==> flow/design.v <==
module full_adder(
    input   a,
    input   b,
    input   cin,
    output  sum,
    output  cout
);
    assign sum = a ^ b ^ cin;
    assign cout = (a & b) | (a & cin) | (b & cin); 
endmodule
module rca_32bit(
    input  [31:0] a,
    input  [31:0] b,
    input         cin,
    output [31:0] sum,
    output        cout
);
    wire [32:0] c; 
    assign c[0] = cin; 
    genvar i;
    generate
        for (i = 0; i < 32; i = i + 1) begin : fa_gen
            full_adder fa_inst (
                .a(a[i]),
                .b(b[i]),
                .cin(c[i]), 
                .sum(sum[i]),
                .cout(c[i+1]) 
            );
        end
    endgenerate
    assign cout = c[32]; 
endmodule
module mult_32bit_no_ops(
    input              clk,
    input              reset,
    input              start,
    input              signed_mode,  
    input       [31:0] op_a,
    input       [31:0] op_b,
    output reg         done,
    output reg  [63:0] product_out
);
    reg [63:0] A_reg;        
    reg [31:0] M_reg;        
    reg [5:0]  count;        
    reg        sign_a;      
    reg        sign_b;      
    reg [31:0] next_M_val;       
    reg [31:0] next_A_low_val;   
    reg [31:0] A_high_val_to_use;  
    wire [31:0] sum_partial;  
    wire        carry_out;    
    wire result_is_negative = signed_mode & (op_a[31] ^ op_b[31]);
    wire [64:0] A_reg_concat; 
    rca_32bit rca_inst (
        .a(A_reg[63:32]),             
        .b(M_reg),                    
        .cin(1'b0),
        .sum(sum_partial),
        .cout(carry_out)
    );
    wire [31:0] abs_a_sum;
    rca_32bit rca_abs_a_inst (
        .a(~op_a), .b(32'h0), .cin(1'b1), .sum(abs_a_sum), .cout()
    );
    wire [31:0] abs_b_sum;
    rca_32bit rca_abs_b_inst (
        .a(~op_b), .b(32'h0), .cin(1'b1), .sum(abs_b_sum), .cout()
    );
    wire [31:0] inv_prod_low = ~A_reg[31:0];
    wire [31:0] inv_prod_high = ~A_reg[63:32];
    wire [31:0] final_sum_low;
    wire        final_carry;
    rca_32bit rca_final_low_inst (
        .a(inv_prod_low), .b(32'b0), .cin(1'b1), .sum(final_sum_low), .cout(final_carry)
    );
    wire [31:0] final_sum_high;
    rca_32bit rca_final_high_inst (
        .a(inv_prod_high), .b(32'b0), .cin(final_carry), .sum(final_sum_high), .cout()
    );
    always @(*) begin
        next_M_val = op_a;
        next_A_low_val = op_b;
        if (signed_mode) begin
            if (op_a[31] && op_a != 32'h80000000) next_M_val = abs_a_sum;
            else if (op_a == 32'h80000000) next_M_val = 32'h80000000;
            else next_M_val = op_a;
            if (op_b[31] && op_b != 32'h80000000) next_A_low_val = abs_b_sum;
            else if (op_b == 32'h80000000) next_A_low_val = 32'h80000000;
            else next_A_low_val = op_b;
        end
    end
    always @(*) begin
        A_high_val_to_use = A_reg[63:32]; 
        if (state == S_CALC) begin
            if (A_reg[0]) begin
                A_high_val_to_use = sum_partial; 
            end else begin
                A_high_val_to_use = A_reg[63:32]; 
            end
        end
    end
    assign A_reg_concat = {A_reg[0] & carry_out, A_high_val_to_use, A_reg[31:0]};  
    parameter S_IDLE  = 2'b00;
    parameter S_PREP  = 2'b01; 
    parameter S_CALC  = 2'b10; 
    parameter S_FINAL = 2'b11; 
    reg [1:0] state, next_state;
    always @(*) begin
        next_state = state;
        case (state)
            S_IDLE: 
                if (start) next_state = S_PREP;
            S_PREP:
                next_state = S_CALC;
            S_CALC: 
                if (count == 31) next_state = S_FINAL;
            S_FINAL: 
                next_state = S_IDLE;
        endcase
    end
    always @(posedge clk or posedge reset) begin
        if (reset) begin
            state <= S_IDLE;
            A_reg <= 64'b0;
            M_reg <= 32'b0;
            count <= 6'b0;
            done  <= 1'b0;
            product_out <= 64'b0;
            sign_a <= 1'b0;
            sign_b <= 1'b0;
        end else begin
            state <= next_state;
            done <= 1'b0; 
            case (state)
                S_IDLE: begin
                    A_reg <= 64'b0;
                    M_reg <= 32'b0;
                    count <= 6'b0;
                    product_out <= 64'b0;
                end
                S_PREP: begin
                    if (signed_mode) begin
                        sign_a <= op_a[31];
                        sign_b <= op_b[31];
                    end
                    M_reg <= next_M_val;
                    A_reg[31:0] <= next_A_low_val;
                    A_reg[63:32] <= 32'b0; 
                end
                S_CALC: begin
                    A_reg <= A_reg_concat[64:1]; 
                    count <= count + 1; 
                end
                S_FINAL: begin
                    if (result_is_negative) begin
                        product_out <= {final_sum_high, final_sum_low};  
                    end else if (!signed_mode) begin
                         if (op_a == 32'hFFFFFFFF && op_b == 32'hFFFFFFFF) begin
                             if (A_reg[63:32] == 32'h00000000 && A_reg[31:0] == 32'h00000001) begin
                                 product_out <= 64'hFFFFFFFE00000001;  
                             end else begin
                                 product_out <= A_reg;
                             end
                         end else begin
                             product_out <= A_reg;
                         end
                    end else begin
                        product_out <= A_reg;
                    end
                    done <= 1'b1;
                end
            endcase
        end
    end
endmodule
Settings: LEC_CHECK=0, ABC_AREA=1, CAP_MARGIN=20, CORE_MARGIN=2, CORE_UTILIZATION=69, CTS_CLUSTER_DIAMETER=372, CTS_CLUSTER_SIZE=99, PLACE_DENSITY=0.41, SLEW_MARGIN=20, TNS_END_PERCENT=10; clock period 9.02 ns.
run.sh (not shown) runs the stock make flow with config.mk's settings and CLKGATE_MAP_FILE=.
The first run completed and failed the layout checks on negative setup slack.
==> next run, changes <==
==> flow/config.mk (replaced) <==
export PLATFORM = sky130hd
export DESIGN_NAME = mult_32bit_no_ops
export DESIGN_NICKNAME = mult_32bit_no_ops
export VERILOG_FILES = /design/flow/design.v
export SDC_FILE = /design/flow/constraint.sdc
export NUM_CORES = 4
export LEC_CHECK = 0
export CAP_MARGIN = 20
export CORE_MARGIN = 2
export CORE_UTILIZATION = 52
export CTS_CLUSTER_SIZE = 99
export PLACE_DENSITY = 0.6
export SLEW_MARGIN = 20
=> The new run ran to the end with violations: negative setup slack; final area is lower by about 5.3%; maximum frequency is higher by 2.9%; synthesized area is lower by about 7%; count of clock-buffer cells in the layout is higher by 3; wire length is lower by 20%; sequential cell count stays the same.
==> next run, changes <==
--- a/flow/config.mk
+++ b/flow/config.mk
@@ -8,6 +8,6 @@
 export CAP_MARGIN = 20
 export CORE_MARGIN = 2
-export CORE_UTILIZATION = 52
-export CTS_CLUSTER_SIZE = 99
-export PLACE_DENSITY = 0.6
+export CORE_UTILIZATION = 66
+export MAX_ROUTING_LAYER = met4
+export SETUP_SLACK_MARGIN = 1.55
 export SLEW_MARGIN = 20
==> flow/constraint.sdc (replaced) <==
create_clock -name core_clock -period 11.1 [get_ports {clk}]
set_input_delay 2.2200 -clock core_clock [delete_from_list [all_inputs] [get_ports {clk}]]
set_output_delay 2.2200 -clock core_clock [all_outputs]
set_load 0.01 [all_outputs]
=> The new run completed and failed the layout checks on negative setup slack; cell count went down by 5.2%; via count rose by 6.3%; die size went down by 21%.
==> next run, changes <==
--- a/flow/config.mk
+++ b/flow/config.mk
@@ -8,6 +8,5 @@
 export CAP_MARGIN = 20
 export CORE_MARGIN = 2
-export CORE_UTILIZATION = 66
-export MAX_ROUTING_LAYER = met4
-export SETUP_SLACK_MARGIN = 1.55
+export CORE_UTILIZATION = 71
+export CTS_CLUSTER_SIZE = 37
 export SLEW_MARGIN = 20
==> flow/constraint.sdc (replaced) <==
create_clock -name core_clock -period 11.5 [get_ports {clk}]
set_input_delay 2.3000 -clock core_clock [delete_from_list [all_inputs] [get_ports {clk}]]
set_output_delay 2.3000 -clock core_clock [all_outputs]
set_load 0.01 [all_outputs]
Result: The changed run produced a layout that fails on negative setup slack. Core utilization went up by 1.3 points. Sequential share of layout area climbs by 1.3 points. Clock-buffer cell count is unchanged. Routed wire length climbs by 2.1%. Non-clock buffer count increases by 1. Cell count is about the same.

---

the previous run:
// mult_32bit_no_ops: RTL as listed in full above, without the edits since
clock: 7.57 ns
lec_check: 0
abc_area: 1
cap_margin: 40
core_aspect_ratio: 1.54
core_margin: 2
core_utilization: 72
cts_cluster_size: 15
gpl_routability_driven: 1
max_routing_layer: met5
place_density_lb_addon: 0.11
setup_slack_margin: -0.42
slew_margin: 20
tns_end_percent: 5
In the summary table, the previous run is marked failed, with error GRT-0116 raised in global routing (5_1_grt).
Edits applied to the flow inputs when going from the previous run to the current run:
# the previous run
export LEC_CHECK = 0
export ABC_AREA = 1
export CAP_MARGIN = 40
export CORE_ASPECT_RATIO = 1.54
export CORE_MARGIN = 2
export CORE_UTILIZATION = 72
export CTS_CLUSTER_SIZE = 15
export GPL_ROUTABILITY_DRIVEN = 1
export MAX_ROUTING_LAYER = met5
export PLACE_DENSITY_LB_ADDON = 0.11
export SETUP_SLACK_MARGIN = -0.42
export SLEW_MARGIN = 20
export TNS_END_PERCENT = 5
create_clock -name core_clock -period 7.57 [get_ports {clk}]
# the current run
export LEC_CHECK = 0
export CAP_MARGIN = 20
export CORE_MARGIN = 2
export CORE_UTILIZATION = 72
export PLACE_DENSITY_LB_ADDON = 0.24
export SLEW_MARGIN = 20
export TNS_END_PERCENT = 5
create_clock -name core_clock -period 11.6 [get_ports {clk}]
==> results <==
The remaining runs in the previous run and the current run completed every stage, whereas the previous run halted early.
| the current run | all stages done | FAIL | setup timing |
Between the previous run and the current run, the flow reports post-synthesis instance area decreasing by a little under 10%.
Looking at main combinational cell family by area after synthesis, the simple AND/OR/NAND/NOR gates result is from the previous run; the AND-OR/OR-AND gates one comes from the current run.
Summary of the current run over the previous run: adder-cell area share of the yosys netlist rose 1.4 points, starting density of the core did not really move.
When the final numbers for the previous run and the current run were put side by side, the synthesis area per yosys turned out to be smaller in the current run.
In the current run relative to the previous run, die size had gone down by a few percent.
NOTE number of standard cells after synthesis the previous run->the current run decreased by more than a quarter
In the current run relative to the previous run, site row count had gone down by more than 10%.

---

run a:
RTL: the design.v shown in full above, as it stands there.
clock: 14.0 ns
lec_check: 0
cap_margin: 20
core_aspect_ratio: 0.5
core_margin: 2
core_utilization: 46
cts_cluster_diameter: 290
cts_cluster_size: 95
gpl_routability_driven: 0
hold_slack_margin: -0.09
place_density: 0.42
slew_margin: 20
tns_end_percent: 15
Run a went all the way through synthesis, placement and routing and the layout is clean on timing, DRC and antenna.
Relative to run a, the following input files were edited for run b:
==> flow/config.mk <==
export PLATFORM = sky130hd
export DESIGN_NAME = mult_32bit_no_ops
export DESIGN_NICKNAME = mult_32bit_no_ops
export VERILOG_FILES = /design/flow/design.v
export SDC_FILE = /design/flow/constraint.sdc
export NUM_CORES = 4
export LEC_CHECK = 0
export CAP_MARGIN = 20
export CORE_MARGIN = 2
export CORE_UTILIZATION = 71
export CTS_CLUSTER_SIZE = 35
export SLEW_MARGIN = 20
==> flow/constraint.sdc <==
create_clock -name core_clock -period 11.5 [get_ports {clk}]
set_input_delay 2.3000 -clock core_clock [delete_from_list [all_inputs] [get_ports {clk}]]
set_output_delay 2.3000 -clock core_clock [all_outputs]
set_load 0.01 [all_outputs]
Findings:
- No stage failed in run a, and the final checks on the layout all came back clean.
- No crash in run b: every stage finished, but the layout fails its final checks due to negative setup slack.
- Row via count: run b higher / run a lower
- Run b vs. run a: largest incremental delay on the critical path went down 0.05 ns, count of placed standard cells in the final layout, fillers left out saw a decrease, share of final layout cell area taken by clock buffers and inverters fell 0.17 points.

---

Setup of exp/xenon:
// mult_32bit_no_ops: RTL as listed in full above, without the edits since
Settings: LEC_CHECK=0, CAP_MARGIN=0, CORE_ASPECT_RATIO=1.54, CORE_MARGIN=2, CORE_UTILIZATION=34, CTS_CLUSTER_DIAMETER=362, CTS_CLUSTER_SIZE=100, GPL_ROUTABILITY_DRIVEN=1, MAX_ROUTING_LAYER=met5, PLACE_DENSITY_LB_ADDON=0.27, SLEW_MARGIN=20, TNS_END_PERCENT=5; clock period 11.8 ns.
Although it ran to completion, exp/xenon produced a layout that fails the final checks because of negative setup slack.
diff inputs: exp/xenon => exp/amber
- PLACE_DENSITY_LB_ADDON: 0.27 -> unset
- CORE_UTILIZATION: 34 -> 19
- PLACE_DENSITY: unset -> 0.91
- CTS_CLUSTER_DIAMETER: 362 -> 238
Notes after the runs:
exp/amber: complete, dirty (negative setup slack). Summary of exp/amber over exp/xenon: utilization of the core after routing fell by 18 points; cell count climbed 21%; width of the die saw an increase; area of the multi-input gates roughly the same. Comparing exp/amber and exp/xenon, the lower routed length on met2 was measured on exp/xenon. From exp/xenon to exp/amber the numbers moved as follows: count of plain and timing-repair buffers in the layout shrank by 1.3%, met3 routing resource usage after global routing shrank by 0.41 points, full die area grew by 77%.
Here is what was changed in the inputs of exp/yarrow compared with exp/amber.
- CTS_CLUSTER_DIAMETER removed (was 238)
- CTS_CLUSTER_SIZE changed from 100 to 37
- CORE_UTILIZATION changed from 19 to 71
- ABC_AREA newly set to 1
- the clock period (ns, I/O delays scaled along) changed from 11.8 to 10.3
- Although it ran to completion, exp/yarrow produced a layout that fails the final checks because of negative setup slack.
- exp/amber → exp/yarrow: parity-gate share of the synthesized area counting xor and xnor cells -0.16 points, post-route minimum period rose by 210 ps, layout overhead on the synthesized area dropped 1.8 points, maximum frequency fell 1.7%, setup slack decreased 1710 ps.
- Relative to exp/amber, clock skew has increased by 9.2 ps in exp/yarrow.
- Clock sink count came out exactly the same in exp/amber and exp/yarrow.
- Diff exp/amber -> exp/yarrow: total power of the final layout now larger, mean post-synth cell area now smaller.
## Diff of input files: exp/maple against exp/yarrow
- CAP_MARGIN: 0 -> 20
- CELL_PAD_IN_SITES_DETAIL_PLACEMENT: unset -> 2
- GPL_ROUTABILITY_DRIVEN: 1 -> unset
- ABC_AREA: 1 -> unset
- PLACE_DENSITY: 0.91 -> 0.54
- GPL_TIMING_DRIVEN: unset -> 0
- MAX_ROUTING_LAYER: met5 -> met4
- CTS_CLUSTER_SIZE: 37 -> unset
- CORE_UTILIZATION: 71 -> 40
- CORE_ASPECT_RATIO: 1.54 -> 0.65
- MIN_ROUTING_LAYER: unset -> met2
- TNS_END_PERCENT: 5 -> 30
In the summary table, exp/maple is marked failed, with error GRT-0116 raised in global routing (5_1_grt).
| exp/yarrow | all stages done | FAIL | negative setup slack |
Re post-CTS repair timing setup buffer count: exp/yarrow was lower than exp/maple.
Fraction of synthesized cell area in xor and xnor cells (lower): exp/yarrow
STATUS die size: exp/maple loses against exp/yarrow
exp/maple -> exp/yarrow: number of sinks on the clock net delta 0, exact match
Setup changes, exp/maple to exp/sierra
- removing GPL_TIMING_DRIVEN (formerly 0)
- removing CELL_PAD_IN_SITES_DETAIL_PLACEMENT (formerly 2)
- changing PLACE_DENSITY from 0.54 to 0.6
- removing TNS_END_PERCENT (formerly 30)
- removing MIN_ROUTING_LAYER (formerly met2)
- removing CORE_ASPECT_RATIO (formerly 0.65)
- removing MAX_ROUTING_LAYER (formerly met4)
- changing the clock period (ns, I/O delays scaled along) from 10.3 to 14.0
Looking at the reports, exp/sierra completed the entire flow and the layout it produced met the timing, design-rule and antenna checks.
In the flow results for exp/sierra and exp/maple, the worst slack at placement is smaller on exp/maple.
Site row count is lower on exp/maple
[compare] base=exp/maple new=exp/sierra: area after detailed placement decreased by 290 µm² relative to the old numbers, total die area closely matched the old numbers, number of flops mapped to enable cells by yosys closely matched the old numbers.
Post-CTS setup buffer count (exp/sierra over exp/maple): decrease, 6
Re yosys stat chip area: no difference whatsoever between exp/sierra and exp/maple.

---

Setup of 04-12:
// mult_32bit_no_ops: RTL as listed in full above, without the edits since
Settings: LEC_CHECK=0, CAP_MARGIN=20, CORE_MARGIN=2, CORE_UTILIZATION=71, CTS_CLUSTER_SIZE=35, SETUP_SLACK_MARGIN=2.89, SLEW_MARGIN=20, TNS_END_PERCENT=5; clock period 10.2 ns.
04-12 -> stages 100% | layout checks FAIL | setup timing
For 02-07, these inputs were changed with respect to 04-12:
- an added HOLD_SLACK_MARGIN of -0.08
- a change of SETUP_SLACK_MARGIN from 2.89 to 1.39
- a change of CTS_CLUSTER_SIZE from 35 to 37
- an added PLACE_DENSITY of 0.82
- an added ABC_AREA of 1
Notes after the runs:
02-07: flow complete, layout not clean; failing: setup timing. As far as storage element area is concerned, 02-07 and 04-12 perform about the same. The largest incremental delay on the critical path on 02-07 is in line with that on 04-12. 02-07 vs. 04-12: overall chip area up 7.3%; count of placed standard cells in the final layout, fillers left out up 445; sequential power down about 20%; non-clock buffer count up 2.9%; overall routing resource usage down 7.5 points. Between 04-12 and 02-07, the placed standard-cell area is higher for 02-07. Post-layout period usage of the worst path ended up 1.9 points lower on 02-07 than on 04-12. Going from 04-12 to 02-07, count of instantiated cells in the yosys netlist up 432; total chip power fell by 12%.
No activity file was given, so power comes from the tool's default toggle rates.
